Setup of amber:
// bldc_esc
module bldc_esc #(parameter DATA_WIDTH = 16,parameter debounce = 3)(
  input clk,              		 
  input reset,            		 
  input pwm_en,						 
  input encoder_a,  				 
  input encoder_b,  				 
  input [DATA_WIDTH-1:0] pwm_period,	 
  input [DATA_WIDTH-1:0] period_reference,	 
  input [DATA_WIDTH-1:0] Kp_ext, 
  input [DATA_WIDTH-1:0] Ki_ext, 
  input [DATA_WIDTH-1:0] Kd_ext, 
  input override_internal_pid,		 
  output reg motor_positive,   		 
  output reg motor_negative 			 
);
clock: 4.24 ns
lec_check: 0
cap_margin: 20
cell_pad_in_sites_detail_placement: 1
core_aspect_ratio: 1.26
core_margin: 6
core_utilization: 28
cts_cluster_diameter: 103
gpl_routability_driven: 1
max_routing_layer: met5
min_routing_layer: met2
place_density_lb_addon: 0.15
setup_slack_margin: 0.8
slew_margin: 20
tns_end_percent: 55
run.sh (not shown) runs the stock make flow with config.mk's settings and CLKGATE_MAP_FILE=.
amber -> stages 100% | layout checks FAIL | setup timing
Relative to amber, the following input files were edited for fjord:
Settings: changing CELL_PAD_IN_SITES_DETAIL_PLACEMENT from 1 to 2; setting HOLD_SLACK_MARGIN to -0.04 for the first time; changing CTS_CLUSTER_DIAMETER from 103 to 168; changing CORE_ASPECT_RATIO from 1.26 to 0.89; changing SETUP_SLACK_MARGIN from 0.8 to 1.24; changing CORE_UTILIZATION from 28 to 48; setting CELL_PAD_IN_SITES_GLOBAL_PLACEMENT to 2 for the first time.
Results
- For fjord, the flow was terminated by a tool error in 3_5_place_dp and produced no final design.
- Relative to amber, row count decreased by 42 in fjord.
- Delta (fjord minus amber): die footprint -36000 um^2; core area -about 40%; final weighted congestion in routability-driven placement rose by about 10%; post-synth area from yosys stat neither gained nor lost much.
- fjord -> amber: yosys cell count delta 0, exact match
#### Input delta (cedar over fjord)
Settings: removing CTS_CLUSTER_DIAMETER (formerly 168); removing SETUP_SLACK_MARGIN (formerly 1.24); setting CTS_CLUSTER_SIZE to 41 for the first time; removing MIN_ROUTING_LAYER (formerly met2); removing CORE_ASPECT_RATIO (formerly 0.89); removing CELL_PAD_IN_SITES_DETAIL_PLACEMENT (formerly 2); removing CELL_PAD_IN_SITES_GLOBAL_PLACEMENT (formerly 2); removing TNS_END_PERCENT (formerly 55); changing CORE_MARGIN from 6 to 2; changing CORE_UTILIZATION from 48 to 72; removing GPL_ROUTABILITY_DRIVEN (formerly 1); removing HOLD_SLACK_MARGIN (formerly -0.04); removing MAX_ROUTING_LAYER (formerly met5); removing PLACE_DENSITY_LB_ADDON (formerly 0.15); changing the clock period (ns, I/O delays scaled along) from 4.24 to 6.47.
## What came out
- The flow completed for cedar, but it is not clean: the layout still shows setup timing.
- From fjord to cedar the numbers moved as follows: cell count after synthesis flat, overall die height went down by about 16%.
- cedar -> fjord: mux share of post-synthesis cell area delta 0, exact match
- Measured against each other, cedar and fjord differ in starting density of the core, the higher figure coming from cedar.
- Number of top-level design ports came out exactly the same in cedar and fjord.
- cedar vs fjord: placement row count down in cedar
- Looking at horizontal extent of the die, cedar sits 25% below fjord.
- In the floorplan summary, cedar is listed with a die area less than that of fjord.
- As far as area fraction in and, or, nand and nor cells goes, cedar and fjord are indistinguishable; the numbers are identical.
Setup changes, cedar to zinc
Settings: removing CTS_CLUSTER_SIZE (formerly 41); setting PLACE_DENSITY to 0.6 for the first time; setting ABC_AREA to 1 for the first time; changing the clock period (ns, I/O delays scaled along) from 6.47 to 5.82.
Results
- From cedar to zinc the numbers moved as follows: count of multi-input gates rose 11%, share of the final layout cell area in multi-input gates went down 4.4 points, global-route total usage across every layer went up 1.6 points, cell count picked up an extra 21%.
- STATUS run=zinc STAGES=ALL_DONE FINAL_CHECKS=FAILED CAUSE=setup timing
## Diff of input files: nickel against zinc
Settings: removing ABC_AREA (formerly 1); changing the clock period (ns, I/O delays scaled along) from 5.82 to 6.61.
[summary]
Between zinc and nickel, the number of sinks handled by clock tree synthesis does not differ in any meaningful way. The number of antenna violations at the first check in global routing in nickel was higher than what zinc gave. From zinc to nickel the numbers moved as follows: growth of design area from synthesis to finish went down 4.0 points; number of standard-cell rows in the floorplan went down 1. Side by side, number of logic stages on the critical path including buffering turned out higher in nickel than in zinc. Comparing zinc and nickel, the higher share of the yosys chip area belonging to registers was measured on nickel. Taking zinc as the reference point, the clock input transition at the sequential cells of the worst setup and hold paths of nickel falls by 0.02 ns. Compared with zinc, nickel shows a weighted congestion at the end of routability-driven global placement that is about 2.1% higher. Diff zinc -> nickel | worst relative slew slack | decrease of 14 points. Worst-margin pin slew: nickel vs zinc up 0.20 ns. No crash in nickel: every stage finished, but the layout fails its final checks due to setup timing.
What pepper does differently from nickel at the input level:
Settings: an added ABC_AREA of 1; a change of PLACE_DENSITY from 0.6 to 0.42; a change of the clock period (ns, I/O delays scaled along) from 6.61 to 4.31.
[summary]
- Met2 track demand over resource in global routing (lower): nickel
- Between nickel and pepper, highest cell delay on the worst timing path increased.
- Changes observed in pepper relative to nickel: total die size +1600 um^2, number of nets in the layout +about 20%, finished layout cell area +about 10%.
- Taking pepper as 1.0, nickel lands at 0.806 on synthesized instance count.
- The flow completed for pepper, but it is not clean: the layout still shows setup timing.
- In the metrics for nickel and pepper, the one carrying the higher buffers inserted during post-CTS setup optimization is pepper.
